## design.v

```verilog
module ControlUnit(
  input  [5:0] io_opcode,
  output       io_output0,
  output       io_output1,
  output       io_output2,
  output       io_output3,
  output       io_output4,
  output       io_output5
);
  assign io_output0 = io_opcode[0];
  assign io_output1 = io_opcode[1];
  assign io_output2 = io_opcode[2];
  assign io_output3 = io_opcode[3];
  assign io_output4 = io_opcode[4];
  assign io_output5 = io_opcode[5];
endmodule
module ALU(
  input  [5:0]  io_sel,
  input  [31:0] io_oper1,
  input  [31:0] io_oper2,
  output reg        io_comparisonResult,
  output reg [31:0] io_result
);
  wire [63:0] product = io_oper1 * io_oper2;
  always @(*) begin
    io_result = 32'h0;
    io_comparisonResult = 1'b0;
    case (io_sel)
      6'b010000: io_result = io_oper1 + io_oper2;           
      6'b010001: io_result = io_oper1 + io_oper2;           
      6'b010010: io_result = io_oper1 - io_oper2;           
      6'b100000: io_result = product[31:0];                 
      6'b000100: io_comparisonResult = 1'b1;                
      6'b000101: io_comparisonResult = io_oper1 == io_oper2;  
      6'b000110: io_comparisonResult = io_oper1 < io_oper2;   
      6'b001000: io_result = io_oper2;                      
      6'b001001: io_result = io_oper1;                      
      6'b001010: io_result = io_oper1;                      
      default: ;
    endcase
  end
endmodule
module RegisterFile(
  input         clock,
  input  [4:0]  io_aSel,
  input  [4:0]  io_bSel,
  input  [31:0] io_writeData,
  input  [4:0]  io_writeSel,
  input         io_writeEnable,
  output [31:0] io_a,
  output [31:0] io_b
);
  reg [31:0] regs [0:31];
  always @(posedge clock) begin
    if (io_writeEnable) begin
      regs[io_writeSel] <= io_writeData;
    end
  end
  assign io_a = regs[io_aSel];
  assign io_b = regs[io_bSel];
endmodule
module ProgramCounter(
  input         clock,
  input         reset,
  input         io_stop,
  input         io_jump,
  input         io_run,
  input  [15:0] io_programCounterJump,
  output [15:0] io_programCounter
);
  reg  [15:0] countReg;
  wire [15:0] adderOutput = countReg + 16'h1;
  wire        stopped = io_stop | ~io_run;
  assign io_programCounter = countReg;
  always @(posedge clock) begin
    if (reset) begin
      countReg <= 16'h0;
    end else if (!stopped) begin
      if (io_jump) begin
        countReg <= io_programCounterJump;
      end else begin
        countReg <= adderOutput;
      end
    end
  end
endmodule
module CPUTop(
  input         clock,
  input         reset,
  input         run,
  output        done,
  output [15:0] imem_addr,
  input  [31:0] imem_rdata,
  output [15:0] dmem_addr,
  input  [31:0] dmem_rdata,
  output        dmem_we,
  output [31:0] dmem_wdata
);
  wire [15:0] pc;
  wire [31:0] instruction = imem_rdata;
  wire [5:0]  opcode = instruction[31:26];
  wire [15:0] data = instruction[15:0];
  wire cu0, cu1, cu2, cu3, cu4, cu5;
  wire [31:0] regA, regB, aluResult;
  wire        cmp;
  wire isSD  = opcode == 6'b001001;
  wire isLD  = opcode == 6'b001010;
  wire isEND = opcode == 6'b111111;
  wire isImm = (opcode == 6'b010000) | (opcode == 6'b001000);
  ControlUnit controlUnit(
    .io_opcode(opcode),
    .io_output0(cu0), .io_output1(cu1), .io_output2(cu2),
    .io_output3(cu3), .io_output4(cu4), .io_output5(cu5)
  );
  wire swapSel = cu2 | isSD;
  wire [4:0] aSel = swapSel ? instruction[25:21] : instruction[20:16];
  wire [4:0] bSel = swapSel ? instruction[20:16] : instruction[15:11];
  wire active = run & ~reset;
  wire regWE = active & (isLD | ((cu5 | cu4 | cu3) & ~isSD & ~isEND));
  wire [31:0] regWD = (isSD | isLD) ? dmem_rdata : aluResult;
  RegisterFile registerFile(
    .clock(clock),
    .io_aSel(aSel), .io_bSel(bSel),
    .io_writeData(regWD), .io_writeSel(instruction[25:21]),
    .io_writeEnable(regWE),
    .io_a(regA), .io_b(regB)
  );
  ALU alu(
    .io_sel(opcode),
    .io_oper1(regA),
    .io_oper2(isImm ? {16'h0, data} : regB),
    .io_comparisonResult(cmp),
    .io_result(aluResult)
  );
  ProgramCounter programCounter(
    .clock(clock), .reset(reset),
    .io_stop(isEND),
    .io_jump(cu2 & cmp),
    .io_run(run),
    .io_programCounterJump(data),
    .io_programCounter(pc)
  );
  assign imem_addr  = pc;
  assign dmem_addr  = isLD ? regA[15:0] : regB[15:0];
  assign dmem_we    = active & isSD;
  assign dmem_wdata = aluResult;
  assign done       = ~run | isEND;
endmodule
```

## run.sh

```bash
#!/bin/bash
# the make line also repeats each setting of config.mk as NAME=value (left out here)
make -C /OpenROAD-flow-scripts/flow DESIGN_CONFIG=/design/flow/config.mk WORK_HOME=/design/flow/orfs CLKGATE_MAP_FILE= finish
```

## config.mk

```make
export PLATFORM = sky130hd
export DESIGN_NAME = CPUTop
export DESIGN_NICKNAME = CPUTop
export VERILOG_FILES = /design/flow/design.v
export SDC_FILE = /design/flow/constraint.sdc
export NUM_CORES = 4
export LEC_CHECK = 0
export CAP_MARGIN = 20
export CORE_MARGIN = 2
export CORE_UTILIZATION = 57
export HOLD_SLACK_MARGIN = -0.09
export SLEW_MARGIN = 20
```

## constraint.sdc

```tcl
create_clock -name core_clock -period 11.8 [get_ports {clock}]
set_input_delay 2.3600 -clock core_clock [delete_from_list [all_inputs] [get_ports {clock}]]
set_output_delay 2.3600 -clock core_clock [all_outputs]
set_load 0.01 [all_outputs]
```

==> results of run 1 <==
per-stage QoR:
stage / utilization (%) / hold WS (ns)
2_1_floorplan: - / 0.512
3_3_place_gp: 67.1 / 0.492
3_5_place_dp: 67.1 / 0.504
4_1_cts: 72.6 / 0.515
5_1_grt: 73.5 / 0.544
6_report: 73.6 / 0.519
layer usage:
| layer | wire length (µm) | global-route usage (%) | up-vias |
|---|---|---|---|
| met5 | 73 | 0 | - |
| li1 | - | - | 27800 |
| met4 | 33800 | 40.7 | 12 |
| met1 | 108000 | 61.9 | 33000 |
| met3 | 53700 | 18.6 | 1673 |
| met2 | 137000 | 73.0 | 6333 |
timing repair:
item,in CTS,in global routing
gates cloned,21,4
pin swaps,119,101
buffers inserted,134,49
setup endpoints to repair,476,405
resized,507,166
final cells by class:
type / instances / area [µm²]
Multi-Input combinational cell: 5123 / 38700
Fill cell: 8893 / 33100
Sequential cell: 1040 / 31100
Timing Repair Buffer: 1483 / 14700
Clock buffer: 125 / 2790
Tap cell: 1650 / 2060
Inverter: 532 / 2060
Clock inverter: 75 / 773
Antenna cell: 12 / 30.0
==> GITHUB_STEP_SUMMARY, run 1 <==
### Yosys + OpenROAD results

| Metric | Value |
|---|---|
| Area after detailed placement | 0.0840 mm² |
| Die Wd | 359 µm |
| Chip Footprint | 0.129 mm² |
| Cell Rows | 130 |
| Post-DRT Antenna Nets | 0 |
| Count of cell instances traversed by the critical path | 44 |
| Buffers and inverters on the worst path | 15 |
| Result of the run | complete, but fails checks |
| Required time of the worst setup path | 9.44 ns |
| Endpoint of the worst hold path | programCounter.countReg[0] |
| Mapped Area | 0.0716 mm² |
| Top achievable clock speed | 0.0688 GHz |
| Relative slew slack | 21.0% |
| Syn Nets | 7864 |
| Maximum net fanout on the critical path | 7 |
| Synthesized area per cell | 9.95 µm² |
| Path depth of the worst reg2reg path | 42 |
| Number of design rule violations left after detail routing | 0 |
| Cells after Synth | 7199 |
| SO Viols | setup timing |
| Worst-path clk slew | 0.06 ns |
| Maximum number of pins on one net before global-route repair | 53 |
| Final period demand of the worst path | 14.54 ns |
| Number of cells in Yosys stat | 7199 |
| Hold depth | 2 |
| Top cell by count, worst path | fa_1 |
| Area contributors post-synth | edfxtp_1, fa_1, nand2_1 |
| TritonRoute pass-1 iters | 9 |
| Final cycle utilization of the critical path | 123% |
| Synth unique cells | 103 |
| Final Max Slew Viols | 0 |
| Antenna violations before repair | 13 |
| Half-perimeter wire length after detailed placement | 225000 µm |
| Largest clock skew in the final design | 0.0822 ns |
| WP data arrival | 12.18 ns |
| Number of max-cap violations | 0 |
| Vias in the first global route | 65400 |
| Maximum level of the CTS H-tree | 3 |
| Count of library flops with an enable pin | 1024 |
| Final hold violation count | 0 |
| Share of flip-flops with an asynchronous set or reset after synthesis | 0% |
| Area growth syn-to-layout | 28.6% |
| Wire length of the first global-routing pass | 463000 µm |
| Clk buf depth | 3 |
| Simple-gate area share of the yosys netlist | 18.1% |
| Sort of element at the start of the critical path | input port |
| Worst Slack Setup Final | -2.74 ns |
| First-iteration detailed-routing DRC count | 11900 |
| Number of instances in the placed design | 9631 |
| Top cell family by delay on the critical path | adder cells |
| Min-delay src | programCounter.countReg[0] |
| Number of vias per cell | 6.85 |
| Detailed-route wire length | 333000 µm |
| Reg2Reg Capture Point | registerFile.regs[23][26] |
| Yosys xor share | 1.10% |
| Number of endpoints failing setup at the final stage | 186 |
| All-layer global routing usage | 50.9% |
| CP Capture Type | primary output |
| Worst slew pin tran | 1.19 ns |
| Mux cell area share | 3.78% |
| Launch point of the worst path | imem_rdata[30] |
| Post-placement setup slack | -3.69 ns |
| Class of the tightest hold or removal check | reg -> reg |
| Yosys stat area | 0.0716 mm² |
| Dominant cell type by area after synthesis | edfxtp_1 |
| Unrepaired setup endpoints after global routing | true |
| Compound Share, Synth | 12.4% |
| Max stage delay cell, worst path | fa_1 |
| Root cell of the clock tree | clkbuf_16 |
| Most used standard cells in the synthesized netlist | nand2_1, edfxtp_1, inv_1, nor2_1, fa_1 |
| Count of boundary I/O pins | 133 |
| Main logic family after synthesis | simple AND/OR/NAND/NOR gates |
| Number of port buffers | 132 |
| Area leader share | 42.9% |
| Sequential-to-total area share from yosys stat | 43.4% |
| Clock sink count | 1040 |
| CTS tree | yes |
| DR WL/cell | 33.2 µm |
| Flop and latch count out of synthesis | 1040 |
| Critical path start-end classification | in -> out |
| Floorplan core density | 57.2% |
| Number of clock buffers inserted by TritonCTS | 109 |
| Clock Latency Late Sink | 0.78 ns |
| Count of warnings emitted by yosys | 3 |
| Yosys top cell by instances | nand2_1 |
| Most frequently used flop master after synthesis | edfxtp_1 |
| Number of warning messages in the logs | 63 |
| Global-route congestion overflow total | 0 |
| Die height | 359 µm |
| Final instance area | 0.0921 mm² |
| Hold-fix buffers, CTS | 0 |
| Synth Area in Adders | 14.7% |
| Minimum setup slack among reg-to-reg paths | 2.21 ns |
| Final net count | 8954 |
| Placeable core area | 0.125 mm² |
| Beginning of the worst register-to-register path | registerFile.regs[28][2] |
| Capturing element of the worst setup path | dmem_wdata[30] |
| Max incr delay on CP | 0.59 ns |
| TNS Setup | -69.65 ns |
| RePlAce Congestion | 1.07 |
| Cell Count, Final, Fillers Out | 10000 |
| Total number of vias | 68800 |
==> run 2: changes to the inputs <==
- ABC_AREA: unset -> 0
- CORE_UTILIZATION: 57 -> 65
- HOLD_SLACK_MARGIN: -0.09 -> unset
- TNS_END_PERCENT: unset -> 35
- clock period: 11.8 -> 11.3 ns (I/O delays scaled with it)
==> GITHUB_STEP_SUMMARY, run 2 <==
### Yosys + OpenROAD results

| Metric | Value |
|---|---|
| First-iteration detailed-routing DRC count | 15800 (+33%) |
| Area after detailed placement | 0.0838 mm² (-0.22%) |
| Relative slew slack | 12.2% (-8.8 points) |
| Number of endpoints failing setup at the final stage | 540 (+190%) |
| Root cell of the clock tree | clkbuf_16 |
| Worst slew pin tran | 1.32 ns (+0.131 ns) |
| Maximum net fanout on the critical path | 7 (unchanged) |
| Vias in the first global route | 69900 (+6.9%) |
| Antenna violations before repair | 27 (+14) |
| Min-delay src | programCounter.countReg[0] |
| Top achievable clock speed | 0.0685 GHz |
| WP data arrival | 12.34 ns (+0.16 ns) |
| All-layer global routing usage | 58.5% (+7.6 points) |
| CP Capture Type | primary output |
| Area growth syn-to-layout | 29.1% |
| Chip Footprint | 0.113 mm² (-12%) |
| Flop and latch count out of synthesis | 1040 (unchanged) |
| Synth unique cells | 103 (unchanged) |
| Count of warnings emitted by yosys | 3 (unchanged) |
| Clk buf depth | 3 (unchanged) |
| Number of clock buffers inserted by TritonCTS | 105 (-3.7%) |
| Endpoint of the worst hold path | programCounter.countReg[0] |
| Post-placement setup slack | -4.14 ns (-0.455 ns) |
| TritonRoute pass-1 iters | 14 (+5) |
| Syn Nets | 7864 (unchanged) |
| Worst-path clk slew | 0.07 ns (about the same) |
| Hold-fix buffers, CTS | 0 (unchanged) |
| Path depth of the worst reg2reg path | 40 (-4.8%) |
| Yosys top cell by instances | nand2_1 |
| Final hold violation count | 0 (unchanged) |
| Wire length of the first global-routing pass | 471000 µm (+1.8%) |
| Worst Slack Setup Final | -3.30 ns (-0.564 ns) |
| Buffers and inverters on the worst path | 18 (+3) |
| Half-perimeter wire length after detailed placement | 223000 µm (-0.69%) |
| Cells after Synth | 7199 (unchanged) |
| Main logic family after synthesis | simple AND/OR/NAND/NOR gates |
| Clock Latency Late Sink | 0.74 ns (-0.04 ns) |
| Yosys xor share | 1.10% (unchanged) |
| Dominant cell type by area after synthesis | edfxtp_1 |
| Total number of vias | 73800 (+7.4%) |
| Placeable core area | 0.109 mm² (-13%) |
| Compound Share, Synth | 12.4% (unchanged) |
| Reg2Reg Capture Point | registerFile.regs[9][29] |
| Number of port buffers | 132 (unchanged) |
| Critical path start-end classification | in -> out |
| Max incr delay on CP | 0.55 ns (-0.04 ns) |
| RePlAce Congestion | 1.07 (-0.58%) |
| GRT met2 Usage | 81.3% (+8.3 points) |
| Number of design rule violations left after detail routing | 0 (unchanged) |
| SO Viols | setup timing |
| Share of flip-flops with an asynchronous set or reset after synthesis | 0% (unchanged) |
| DR WL/cell | 34.6 µm (+4.4%) |
| Detailed-route wire length | 345000 µm (+3.5%) |
| Most frequently used flop master after synthesis | edfxtp_1 |
| Number of warning messages in the logs | 64 (+1.6%) |
| Final cell utilization of the core | 84.7% (+11 points) |
| Cell Count, Final, Fillers Out | 9960 (-0.80%) |
| Post-DRT Antenna Nets | 0 (unchanged) |
| Clock sink count | 1040 (unchanged) |
| Required time of the worst setup path | 9.04 ns (-0.40 ns) |
| Met1 usage | 66.9% (+5.0 points) |
| Largest clock skew in the final design | 0.0649 ns (-0.0173 ns) |
| Final Max Slew Viols | 0 (unchanged) |
| Number of instances in the placed design | 9485 (-1.5%) |
| Result of the run | complete, but fails checks |
| Most used standard cells in the synthesized netlist | nand2_1, edfxtp_1, inv_1, nor2_1, fa_1 |
| Hold depth | 2 (unchanged) |
| Count of cell instances traversed by the critical path | 46 (+4.5%) |
| GRT Max-Usage Layer | met2 |
| Final cycle utilization of the critical path | 129% (+6.0 points) |
| Simple-gate area share of the yosys netlist | 18.1% (unchanged) |
| Sequential-to-total area share from yosys stat | 43.4% (unchanged) |
| Die height | 336 µm (-6.3%) |
| Number of vias per cell | 7.41 (+8.2%) |
| Post-route worst hold slack | 0.513 ns (-0.00650 ns) |
| Max stage delay cell, worst path | fa_2 |
| Final net count | 9028 (+0.83%) |
| Count of boundary I/O pins | 133 (unchanged) |
| Class of the tightest hold or removal check | reg -> reg |
| Cell Rows | 121 (-6.9%) |
| Synthesized area per cell | 9.95 µm² (unchanged) |
| Minimum setup slack among reg-to-reg paths | 1.00 ns (-1.21 ns) |
| Global-route congestion overflow total | 0 (unchanged) |
| Top cell family by delay on the critical path | adder cells |
| Capturing element of the worst setup path | dmem_wdata[30] |
| Floorplan core density | 65.6% (+8.4 points) |
| Count of library flops with an enable pin | 1024 (unchanged) |
| Final instance area | 0.0925 mm² (+0.40%) |
| Beginning of the worst register-to-register path | registerFile.regs[28][2] |
| Mux cell area share | 3.78% (unchanged) |
| Unrepaired setup endpoints after global routing | true |
| Sort of element at the start of the critical path | input port |
| Maximum number of pins on one net before global-route repair | 46 (-13%) |
| Synth Area in Adders | 14.7% (unchanged) |
| Launch point of the worst path | imem_rdata[27] |
| Number of max-cap violations | 0 (unchanged) |
| Mapped Area | 0.0716 mm² (unchanged) |
| Area contributors post-synth | edfxtp_1, fa_1, nand2_1 |
| Area leader share | 42.9% (unchanged) |
| CTS tree | yes |
| Yosys stat area | 0.0716 mm² (unchanged) |
| Top cell by count, worst path | buf_12 |
| Final period demand of the worst path | 14.60 ns |
| Maximum level of the CTS H-tree | 3 (unchanged) |
| Met3 global-route usage | 27.5% (+8.9 points) |
| Die Wd | 336 µm (-6.3%) |
| Number of cells in Yosys stat | 7199 (unchanged) |
==> run 2: layout make-up <==
type                       instances  area, µm²
clock buffer                     130       2740
fill                            5766      16700
sequential                      1040      31100
tap                             1476       1850
antenna                           30       75.1
multi-input combinational       5123      39000
inverter                         532       2070
timing repair buffer            1561      15000
clock inverter                    68        716
==> run 2: routing by layer <==
metal	part of all wire, %	wire length, µm
met5	0.14	493
met4	13	44400
met3	19	65700
met2	39	135000
met1	29	99600
==> run 2: through the flow <==
step | setup TNS, ns
5_1_grt | -370.94
3_3_place_gp | -899.57
6_report | -336.07
4_1_cts | -143.21
2_1_floorplan | -103.91
3_5_place_dp | -955.98
==> run 2: timing repair <==
action,CTS,global route
buffers inserted,160,85
setup endpoints to repair,605,523
gates cloned,8,9
resized,515,249
hold endpoints to repair,0,0
pin swaps,140,161
==> run 3: changes to the inputs <==
- ABC_AREA: 0 -> 1
- CORE_ASPECT_RATIO: unset -> 1.37
- CORE_UTILIZATION: 65 -> 68
- CTS_CLUSTER_DIAMETER: unset -> 273
- CTS_CLUSTER_SIZE: unset -> 99
- PLACE_DENSITY: unset -> 0.37
- TNS_END_PERCENT: 35 -> unset
- clock period: 11.3 -> 7.33 ns (I/O delays scaled with it)
==> GITHUB_STEP_SUMMARY, run 3 <==
### Metrics collected by this job

| Metric | Value |
|---|---|
| Result of the run | did not finish |
| Stopped at | global routing (5_1_grt) |
| First Error | [ERROR GRT-0116] Global routing finished with congestion. Check the congestion regions in the DRC Viewer. |
| Clock sink count | 1040 (unchanged) |
| Yosys top cell by instances | nand2_1 |
| Flop and latch count out of synthesis | 1040 (unchanged) |
| Half-perimeter wire length after detailed placement | 224000 µm (+0.49%) |
| Simple-gate area share of the yosys netlist | 30.5% (+12 points) |
| Synthesized area per cell | 8.44 µm² (-15%) |
| Mux cell area share | 0% (-3.8 points) |
| Area leader share | 42.1% (-0.86 points) |
| Number of clock buffers inserted by TritonCTS | 14 (-87%) |
| Yosys stat area | 0.0731 mm² (+2.0%) |
| Most used standard cells in the synthesized netlist | nand2_1, nand3_1, edfxtp_1, inv_1, nor2_1 |
| Cell Rows | 140 (+16%) |
| Area contributors post-synth | edfxtp_1, nand2_1, nand3_1 |
| RePlAce Congestion | 1.18 (+10%) |
| Clk buf depth | 3 (unchanged) |
| Chip Footprint | 0.110 mm² (-2.4%) |
| All-layer global routing usage | 73.3% |
| Synth unique cells | 58 (-44%) |
| Root cell of the clock tree | clkbuf_16 |
| Count of warnings emitted by yosys | 3 (unchanged) |
| Most frequently used flop master after synthesis | edfxtp_1 |
| Dominant cell type by area after synthesis | edfxtp_1 |
| Cells after Synth | 8662 (+20%) |
| Number of instances in the placed design | 10900 (+15%) |
| Count of library flops with an enable pin | 1024 (unchanged) |
| Placeable core area | 0.107 mm² (-2.4%) |
| Maximum level of the CTS H-tree | 1 (-2) |
| Main logic family after synthesis | simple AND/OR/NAND/NOR gates |
| Post-placement setup slack | -5.70 ns (-1.56 ns) |
| Share of flip-flops with an asynchronous set or reset after synthesis | 0% (unchanged) |
| Yosys xor share | 0.431% (-0.67 points) |
| Number of port buffers | 132 (unchanged) |
| Compound Share, Synth | 3.92% (-8.5 points) |
| Die height | 388 µm (+15%) |
| Count of boundary I/O pins | 133 (unchanged) |
| Syn Nets | 9327 (+19%) |
| Mapped Area | 0.0731 mm² (+2.0%) |
| Floorplan core density | 68.6% (+3.0 points) |
| Sequential-to-total area share from yosys stat | 42.5% (-0.87 points) |
| Die Wd | 284 µm (-15%) |
| Global-route congestion overflow total | 8 |
| Synth Area in Adders | 14.4% (-0.30 points) |
| Number of cells in Yosys stat | 8662 (+20%) |
-- run 3: per-layer routing --
metal,GRT overflow,track usage (%)
met2,2,91.5
met4,4,72.2
met5,0,27.7
met3,1,57.6
met1,1,72.2
-- run 3: what timing repair did --
item | 4_1_cts
hold buffers | 0
buffers inserted | 191
gates resized | 758
endpoints found under the setup margin | 944
cloned | 55
pin swaps | 170
-- run 3: per-stage QoR --
| step | hold WS, ns | instance area, µm² |
|---|---|---|
| after global placement | 0.513 | 85000 |
| after detailed placement | 0.512 | 85000 |
| after floorplan | 0.518 | 73900 |
| after CTS | 0.539 | 91400 |
==> run 4: changes to the inputs <==
- ABC_AREA: 1 -> unset
- CELL_PAD_IN_SITES_DETAIL_PLACEMENT: unset -> 1
- CELL_PAD_IN_SITES_GLOBAL_PLACEMENT: unset -> 3
- CORE_ASPECT_RATIO: 1.37 -> 0.84
- CORE_UTILIZATION: 68 -> 32
- CTS_CLUSTER_DIAMETER: 273 -> 204
- CTS_CLUSTER_SIZE: 99 -> 62
- GPL_ROUTABILITY_DRIVEN: unset -> 0
- HOLD_SLACK_MARGIN: unset -> -0.06
- MIN_ROUTING_LAYER: unset -> met2
- PLACE_DENSITY: 0.37 -> unset
- PLACE_DENSITY_LB_ADDON: unset -> 0.18
- TNS_END_PERCENT: unset -> 85
- clock period: 7.33 -> 11.4 ns (I/O delays scaled with it)
==> GITHUB_STEP_SUMMARY, run 4 <==
### Metrics collected by this job

| Metric | Value |
|---|---|
| Yosys top cell by instances | nand2_1 |
| Synthesized area per cell | 9.95 µm² (+18%) |
| Most used standard cells in the synthesized netlist | nand2_1, edfxtp_1, inv_1, nor2_1, fa_1 |
| Main logic family after synthesis | simple AND/OR/NAND/NOR gates |
| Flop and latch count out of synthesis | 1040 (unchanged) |
| Share of flip-flops with an asynchronous set or reset after synthesis | 0% (unchanged) |
| Count of warnings emitted by yosys | 3 (unchanged) |
| Simple-gate area share of the yosys netlist | 18.1% (-12 points) |
| Sequential-to-total area share from yosys stat | 43.4% (+0.87 points) |
| Mux cell area share | 3.78% (+3.8 points) |
| Synth Area in Adders | 14.7% (+0.30 points) |
| Area after detailed placement | 0.0886 mm² (+4.2%) |
| Result of the run | did not finish |
| Die Wd | 520 µm (+83%) |
| Compound Share, Synth | 12.4% (+8.5 points) |
| Number of cells in Yosys stat | 7199 (-17%) |
| Area leader share | 42.9% (+0.86 points) |
| Mapped Area | 0.0716 mm² (-2.0%) |
| Most frequently used flop master after synthesis | edfxtp_1 |
| Number of clock buffers inserted by TritonCTS | 21 (+7) |
| Area contributors post-synth | edfxtp_1, fa_1, nand2_1 |
| Cells after Synth | 7199 (-17%) |
| Stopped at | global routing (5_1_grt) |
| Floorplan core density | 32.1% (-37 points) |
| Yosys stat area | 0.0716 mm² (-2.0%) |
| Count of library flops with an enable pin | 1024 (unchanged) |
| All-layer global routing usage | 63.1% |
| Yosys xor share | 1.10% (+0.67 points) |
| Count of boundary I/O pins | 133 (unchanged) |
| Die height | 438 µm (+13%) |
| Syn Nets | 7864 (-16%) |
| Root cell of the clock tree | clkbuf_16 |
| Half-perimeter wire length after detailed placement | 293000 µm (+31%) |
| Dominant cell type by area after synthesis | edfxtp_1 |
| Global-route congestion overflow total | 9 |
| Cell Rows | 159 (+14%) |
| Chip Footprint | 0.228 mm² (+110%) |
| Clk buf depth | 3 (unchanged) |
| Synth unique cells | 103 (+78%) |
| Placeable core area | 0.223 mm² (+110%) |
| Number of port buffers | 132 (unchanged) |
| First Error | [ERROR GRT-0116] Global routing finished with congestion. Check the congestion regions in the DRC Viewer. |
| Maximum level of the CTS H-tree | 1 (unchanged) |
| Clock sink count | 1040 (unchanged) |
==> run 4: per-layer routing <==
metal	GRT usage, %	GRT overflow
met1	-	-
met2	64.3	0
met3	78.1	6
met4	37.1	2
met5	54.9	1
==> run 4: timing repair <==
item                       CTS
gates cloned                23
setup endpoints to repair  669
hold buffers                 0
gates resized              652
buffers inserted           196
pin swaps                  181
==> run 4: through the flow <==
step	worst slack, ns	setup TNS, ns	instances	hold WS, ns
2_1_floorplan	-2.16	-55.70	7199	0.512
3_3_place_gp	-4.99	-1264.98	11300	0.493
3_5_place_dp	-5.02	-1292.69	11300	0.502
4_1_cts	-3.17	-180.35	11500	0.533
